==> inputs of build 52 <==
// div_unit
module div_unit
(
    input  logic        clk,
    input  logic        rst,
    input  logic        issue,           
    input  logic [2:0]  funct3,          
    input  logic [6:0]  opcode,
    input  logic [4:0]  rd,
    input  logic [5:0]  pd,
    input  logic [2:0]  rob_idx,
    input  logic [31:0] pc,
    input  logic [31:0] ps1_value,
    input  logic [31:0] ps2_value,
    output logic        ready,           
    input  logic        cdb_dequeue,     
    output logic        res_valid,
    output logic [4:0]  res_rd,
    output logic [5:0]  res_pd,
    output logic [2:0]  res_rob_idx,
    output logic [31:0] res_value,
    output logic [31:0] res_rs1_value,
    output logic [31:0] res_rs2_value,
    output logic [31:0] res_pc,
    output logic [31:0] res_pc_next,
    output logic [6:0]  res_opcode
);
rv32i_types::rs_to_div_t rs;
rv32i_types::cdb_entry_t res;
always_comb begin
    rs               = '0;
    rs.valid         = issue;
    rs.funct3        = funct3;
    rs.opcode        = opcode;
    rs.rd            = rd;
    rs.pd            = pd;
    rs.rob_entry_idx = rob_idx;
    rs.pc            = pc;
end
divider_exec div (
    .rs_to_div                  (rs),
    .ps1_value                  (ps1_value),
    .ps2_value                  (ps2_value),
    .clk                        (clk),
    .rst                        (rst),
    .cdb_arb_dequeue            (cdb_dequeue),
    .res_station_select_from_RS (issue),
    .div_queue_result           (res),
    .div_queue_is_full_to_CDB   (res_valid),
    .div_is_ready_to_RS         (ready)
);
assign res_rd        = res.rd;
assign res_pd        = res.pd;
assign res_rob_idx   = res.rob_entry_idx;
assign res_value     = res.value;
assign res_rs1_value = res.rs1_value;
  ...
make LEC_CHECK=0 CAP_MARGIN=20 CELL_PAD_IN_SITES_GLOBAL_PLACEMENT=2 CORE_MARGIN=2 CORE_UTILIZATION=40 CTS_CLUSTER_DIAMETER=110 PLACE_DENSITY_LB_ADDON=0.19 SETUP_SLACK_MARGIN=0.23 SLEW_MARGIN=20 finish   # period 5.5 ns
run.sh (not shown) runs the stock make flow with config.mk's settings and CLKGATE_MAP_FILE=.
==> build 49 (differences from build 52) <==
ABC_AREA = 0   (was unset)
CELL_PAD_IN_SITES_GLOBAL_PLACEMENT = unset   (was 2)
CORE_UTILIZATION = 70   (was 40)
CTS_CLUSTER_DIAMETER = 201   (was 110)
CTS_CLUSTER_SIZE = 36   (was unset)
HOLD_SLACK_MARGIN = -0.08   (was unset)
PLACE_DENSITY = 0.95   (was unset)
PLACE_DENSITY_LB_ADDON = unset   (was 0.19)
SETUP_SLACK_MARGIN = 0.89   (was 0.23)
==> flow/constraint.sdc (replaced) <==
create_clock -name core_clock -period 3.23 [get_ports {clk}]
set_input_delay 0.6460 -clock core_clock [delete_from_list [all_inputs] [get_ports {clk}]]
set_output_delay 0.6460 -clock core_clock [all_outputs]
set_load 0.01 [all_outputs]
==> build 27 (differences from build 52) <==
CAP_MARGIN = 40   (was 20)
CELL_PAD_IN_SITES_GLOBAL_PLACEMENT = unset   (was 2)
CORE_UTILIZATION = 68   (was 40)
CTS_CLUSTER_DIAMETER = unset   (was 110)
CTS_CLUSTER_SIZE = 98   (was unset)
GPL_TIMING_DRIVEN = 1   (was unset)
PLACE_DENSITY = 0.62   (was unset)
PLACE_DENSITY_LB_ADDON = unset   (was 0.19)
SETUP_SLACK_MARGIN = -0.02   (was 0.23)
TNS_END_PERCENT = 5   (was unset)
==> flow/constraint.sdc (replaced) <==
create_clock -name core_clock -period 4.88 [get_ports {clk}]
set_input_delay 0.9760 -clock core_clock [delete_from_list [all_inputs] [get_ports {clk}]]
set_output_delay 0.9760 -clock core_clock [all_outputs]
set_load 0.01 [all_outputs]
==> trial 31 (differences from build 52) <==
ABC_AREA = 1   (was unset)
CAP_MARGIN = 25   (was 20)
CELL_PAD_IN_SITES_DETAIL_PLACEMENT = 2   (was unset)
CELL_PAD_IN_SITES_GLOBAL_PLACEMENT = unset   (was 2)
CORE_UTILIZATION = 62   (was 40)
CTS_CLUSTER_DIAMETER = 290   (was 110)
CTS_CLUSTER_SIZE = 98   (was unset)
GPL_ROUTABILITY_DRIVEN = 0   (was unset)
GPL_TIMING_DRIVEN = 0   (was unset)
MAX_ROUTING_LAYER = met4   (was unset)
MIN_ROUTING_LAYER = met2   (was unset)
PLACE_DENSITY = 0.8   (was unset)
PLACE_DENSITY_LB_ADDON = unset   (was 0.19)
SETUP_SLACK_MARGIN = unset   (was 0.23)
TNS_END_PERCENT = 55   (was unset)
==> flow/constraint.sdc (replaced) <==
create_clock -name core_clock -period 3.93 [get_ports {clk}]
set_input_delay 0.7860 -clock core_clock [delete_from_list [all_inputs] [get_ports {clk}]]
set_output_delay 0.7860 -clock core_clock [all_outputs]
set_load 0.01 [all_outputs]
==> flow_metrics.tcl <==
# flow metrics
set metrics [dict create \
    syn_inst 1726 \
    use_met1_pct 79.41 \
    cts.path.max_buffers 3 \
    failing_step "global routing" \
    numCtsBuffers 11 \
    grt.total_usage_pct 80.78 \
    status "stopped before the end" \
    error "[ERROR GRT-0116] Global routing finished with congestion. Check the congestion regions in the DRC Viewer." \
]
-- figures above: build 49

==> flow_metrics.tcl <==
# metrics dict for downstream scripts
set metrics [dict create \
    grt.total_usage_pct 38.85 \
    syn_inst 1726 \
    use_met1_pct 47.66 \
    status "complete, but fails checks" \
    final-setup-viol-count 11 \
    violatedChecks "negative setup slack" \
    worst_slack_ns -0.1281 \
]
-- figures above: build 27

==> flow_metrics.tcl <==
# flow metrics
set metrics [dict create \
    status "stopped before the end" \
    failing_step "detailed placement" \
    error "Error: detail_place.tcl, 38 bad optional access" \
    top_area_cell "edfxtp_1" \
    muxShareOfSynthArea_pct 0 \
    synth-edff-count 253 \
    syn_inst 2549 \
]
-- figures above: trial 31

==> flow_metrics.tcl <==
# metrics dict for downstream scripts
set metrics [dict create \
    status "complete, no violations" \
    hp-class "reg2reg" \
    cp_num_cells 9 \
    dr.pass1.iters 5 \
    grt.total_usage_pct 24.03 \
    antenna_found_initial 0 \
    cts.path.max_buffers 3 \
    syn_avg_cell_area_um2 9.781 \
]
-- figures above: build 52

